== build 6 ==
Design decode, start of the top module:
module decode(
	clk		,
	rst_n		,
	data_in	,
	data_out	
	);
	input clk;
	input rst_n;
	input [1:0] data_in;	 
	output reg data_out;
	wire [1:0] dis_00,dis_01,dis_10,dis_11;
	wire [31:0] add_1,add_2,add_3,add_4,add_5,add_6,add_7,add_8;
	reg [9:0]	path_s0,path_s1,path_s2,path_s3;   
	reg [31:0]	dis_s0,dis_s1,dis_s2,dis_s3;
	reg [19:0]count_clear;
	assign dis_00=data_in[1]+data_in[0];
	assign dis_01=data_in[1]+(data_in[0]^1'b1);
	assign dis_10=(data_in[1]^1'b1)+data_in[0];
	assign dis_11=(data_in[1]^1'b1)+(data_in[0]^1'b1);
	always @(posedge clk or negedge rst_n)
		if (rst_n==1'b0)
			count_clear<=20'b0;
		else if (count_clear>=20'd50000)
			count_clear<=20'b0;
		else
			count_clear<=count_clear+1'b1;
	assign add_1=dis_00+dis_s0;  
	assign add_2=dis_11+dis_s2;
	always @(posedge clk or negedge rst_n)
	begin
		if (rst_n==1'b0) 
			begin
				path_s0=10'b0;
				dis_s0=32'b0;
			end
		else if (count_clear==20'd50000)
			begin
				path_s0=10'b0;
				dis_s0=32'b0;
			end
		else if (add_1<=add_2)
			begin
				path_s0<={path_s0[8:0],1'b0};
				dis_s0<=add_1;
			end
		else 
			begin
				path_s0<={path_s2[8:0],1'b0};
				dis_s0<=add_2;
			end
	end
	assign add_3=dis_11+dis_s0;
	assign add_4=dis_00+dis_s2;
	always @(posedge clk or negedge rst_n)
	begin
		if (rst_n==1'b0) 
			begin
				path_s1=10'b0;
				dis_s1=32'b0;
			end
		else if (count_clear==20'd50000)
			begin
				path_s1=10'b0;
				dis_s1=32'b0;
			end
		else if (add_3<=add_4)
			begin
				path_s1<={path_s0[8:0],1'b1};
				dis_s1<=add_3;
			end
		else 
			begin
				path_s1<={path_s2[8:0],1'b1};
				dis_s1<=add_4;
			end
	end
	assign add_5=dis_01+dis_s1;
	assign add_6=dis_10+dis_s3;
	always @(posedge clk or negedge rst_n)
	begin
		if (rst_n==1'b0)
			begin
				path_s2=10'b0;
				dis_s2=32'b0;
			end
		else if (count_clear==20'd50000)
			begin
				path_s2=10'b0;
				dis_s2=32'b0;
			end
		else if (add_5<=add_6)
			begin
				path_s2<={path_s1[8:0],1'b0};
				dis_s2<=add_5;
  ...
clock: 6.69 ns
lec_check: 0
abc_area: 0
cap_margin: 35
cell_pad_in_sites_detail_placement: 1
core_margin: 2
core_utilization: 60
cts_cluster_diameter: 320
cts_cluster_size: 20
gpl_routability_driven: 0
max_routing_layer: met4
min_routing_layer: met1
place_density_lb_addon: 0.03
setup_slack_margin: 0.89
slew_margin: 15
tns_end_percent: 65
run.sh (not shown) runs the stock make flow with config.mk's settings and CLKGATE_MAP_FILE=.
Status: build 6 FAILED at global routing (tool error)
--- input diff build 6..build 2 ---
==> flow/config.mk <==
export PLATFORM = sky130hd
export DESIGN_NAME = decode
export DESIGN_NICKNAME = decode
export VERILOG_FILES = /design/flow/design.v
export SDC_FILE = /design/flow/constraint.sdc
export NUM_CORES = 4
export LEC_CHECK = 0
export CAP_MARGIN = 20
export CORE_MARGIN = 2
export CORE_UTILIZATION = 72
export PLACE_DENSITY = 0.4
export SLEW_MARGIN = 20
export TNS_END_PERCENT = 10
==> flow/constraint.sdc <==
create_clock -name core_clock -period 4.57 [get_ports {clk}]
set_input_delay 0.9140 -clock core_clock [delete_from_list [all_inputs] [get_ports {clk}]]
set_output_delay 0.9140 -clock core_clock [all_outputs]
set_load 0.01 [all_outputs]
==> comparison <==
Build 2 did not finish; a tool error ended it in global routing. The post-placement cell area reported for build 2 is greater than that of build 6 by about 15%. Build 2 has row count below what build 6 had. Min post-CTS setup repair buffer count across build 2 and build 6: build 6. As far as average cell area after synthesis goes, build 6 and build 2 are indistinguishable; the numbers are identical. From build 6 to build 2 the numbers moved as follows: post-placement setup slack went down 1.07 ns, number of cells upsized or downsized after cts climbed 200%, post-synthesis instance area about even, summed standard-cell area reported by yosys held. Comparing build 2 and build 6, chip area is higher on build 6.
diff inputs: build 2 => build 65
diff --git a/flow/config.mk b/flow/config.mk
--- a/flow/config.mk
+++ b/flow/config.mk
@@ -8,6 +8,5 @@
 export CAP_MARGIN = 20
 export CORE_MARGIN = 2
-export CORE_UTILIZATION = 72
-export PLACE_DENSITY = 0.4
+export CORE_UTILIZATION = 67
+export PLACE_DENSITY = 0.6
 export SLEW_MARGIN = 20
-export TNS_END_PERCENT = 10
==> flow/constraint.sdc <==
create_clock -name core_clock -period 5.06 [get_ports {clk}]
set_input_delay 1.0120 -clock core_clock [delete_from_list [all_inputs] [get_ports {clk}]]
set_output_delay 1.0120 -clock core_clock [all_outputs]
set_load 0.01 [all_outputs]
==> results <==
| build 65 | all stages done | FAIL | negative setup slack |
Going from build 2 to build 65, die outline height shows an increase of 3.6%, post-cts sizing count went down by 65.
Lower chip footprint among build 2 and build 65: build 2
Reported for build 2 and build 65, synthesized cell count turned out identical to the last digit.
The worst slack after detailed placement of build 65 exceeds that of build 2 by 0.30 ns.
[inputs] build 62 vs build 65
diff --git a/flow/config.mk b/flow/config.mk
--- a/flow/config.mk
+++ b/flow/config.mk
@@ -8,5 +8,7 @@
 export CAP_MARGIN = 20
 export CORE_MARGIN = 2
-export CORE_UTILIZATION = 67
+export CORE_UTILIZATION = 59
+export CTS_CLUSTER_DIAMETER = 397
+export CTS_CLUSTER_SIZE = 98
 export PLACE_DENSITY = 0.6
 export SLEW_MARGIN = 20
==> flow/constraint.sdc <==
create_clock -name core_clock -period 6.0 [get_ports {clk}]
set_input_delay 1.2000 -clock core_clock [delete_from_list [all_inputs] [get_ports {clk}]]
set_output_delay 1.2000 -clock core_clock [all_outputs]
set_load 0.01 [all_outputs]
## What came out
- Having completed the whole flow, build 62 delivered a layout that passed the timing, design-rule and antenna checks.
- [compare] base=build 65 new=build 62: post-route cell area now smaller.
- When build 62 is set beside build 65, its worst setup timing slack at the placement stage turns out to be 0.60 ns larger.
- Relative to build 65, the worst setup slack of build 62 is higher by 0.26 ns.
- Build 62 vs build 65: all-layer global routing usage down
- | final total negative setup slack | build 62 vs build 65 | 0.080 ns higher |
- The cell count in build 62 is 0.933 times that in build 65.
- Compared with build 65, build 62 shows a lower met1 global-route usage.

* * *

## v50
Starting RTL as in the previous note.
Settings: LEC_CHECK=0, CAP_MARGIN=35, CELL_PAD_IN_SITES_GLOBAL_PLACEMENT=1, CORE_MARGIN=3, CORE_UTILIZATION=16, CTS_CLUSTER_DIAMETER=195, CTS_CLUSTER_SIZE=28, MIN_ROUTING_LAYER=met2, SETUP_SLACK_MARGIN=0.89, SLEW_MARGIN=0; clock period 6.73 ns.
v50 finished every step from synthesis to the final layout, and the layout passed the timing, design-rule and antenna checks.
diff inputs: v50 => v46
Settings: removing CELL_PAD_IN_SITES_GLOBAL_PLACEMENT (formerly 1); removing CTS_CLUSTER_SIZE (formerly 28); changing SLEW_MARGIN from 0 to 20; removing CTS_CLUSTER_DIAMETER (formerly 195); changing CORE_UTILIZATION from 16 to 68; changing CAP_MARGIN from 35 to 20; removing SETUP_SLACK_MARGIN (formerly 0.89); removing MIN_ROUTING_LAYER (formerly met2); changing CORE_MARGIN from 3 to 2; setting PLACE_DENSITY to 0.6 for the first time; changing the clock period (ns, I/O delays scaled along) from 6.73 to 8.18.
--- outcome ---
- The higher overall routing resource usage of v46 and v50 is in v46.
- Run comparison: v46 cell type of the slowest stage on the worst timing path nor4_1; v50 cell type of the slowest stage on the worst timing path or3_4
- Re mean post-synth cell area: no difference whatsoever between v46 and v50.
Setup changes, v46 to v23
Settings: setting CTS_CLUSTER_SIZE to 98 for the first time; changing CORE_UTILIZATION from 68 to 30; setting CTS_CLUSTER_DIAMETER to 272 for the first time; changing the clock period (ns, I/O delays scaled along) from 8.18 to 6.0.
==> comparison <==
v46: done, clean on timing, DRC and antenna
Every stage of the flow completed for v23, and the final layout passed the timing, design-rule and antenna checks.
On ratio of final minimum period to clock period: between v23 and v46, it ends up higher for v23.
Comparing v46 against v23, there is no change at all in chip area from the yosys synthesis statistics.
Relative to v46, the final cell area reported for v23 is higher.
On detailed-routing wirelength on met1: v23 sits above v46.
v23 ended up with a higher non-clock buffer count than v46 did.
In v23 relative to v46, detailed-placement wirelength estimate had gone up by a few percent.
[compare] base=v46 new=v23: area growth from synthesis to final layout grew by 8.4 points; wire length after detailed routing saw an increase.
Input-level comparison between v34 and v23:
Settings: an added HOLD_SLACK_MARGIN of -0.08; an added SETUP_SLACK_MARGIN of 0.98; a change of CORE_UTILIZATION from 30 to 72; a deleted CTS_CLUSTER_SIZE that had been 98; an added ABC_AREA of 0; a change of PLACE_DENSITY from 0.6 to 0.67; a deleted CTS_CLUSTER_DIAMETER that had been 272.
==> comparison <==
The run showing the greater core region area is v23.
v34 vs. v23: non-clock buffer total of the final layout went up by 22%.
Delta (v34 minus v23): worst hold-check slack has increased, met2 track demand over resource saw an increase, per-cell via count in the routed design now larger.
Input changes introduced in v59 (baseline for comparison: v34):
Settings: a deleted ABC_AREA that had been 0; a change of PLACE_DENSITY from 0.67 to 0.41; an added CTS_CLUSTER_DIAMETER of 339; an added CTS_CLUSTER_SIZE of 98; a deleted SETUP_SLACK_MARGIN that had been 0.98; a change of CORE_UTILIZATION from 72 to 40; an added CELL_PAD_IN_SITES_GLOBAL_PLACEMENT of 3; a change of CAP_MARGIN from 20 to 35; a change of CORE_MARGIN from 2 to 10; a deleted HOLD_SLACK_MARGIN that had been -0.08.
==> comparison <==
Clock-cell share of area: v34 vs v59, no meaningful difference. Summary: with v34 as the reference, number of placement rows in v59 moved up by more than a quarter. [compare] base=v34 new=v59: placer congestion estimate down 0.16, first-pass GRT wire length up 4.3 mm, maximum fanout along the worst path up 19, routed wire length down about 6.6%. v59 reports its critical path launch point as data_in[0] while v34 reports data_in[1]. Comparing v34 and v59, timing-limited maximum frequency is lower on v59.
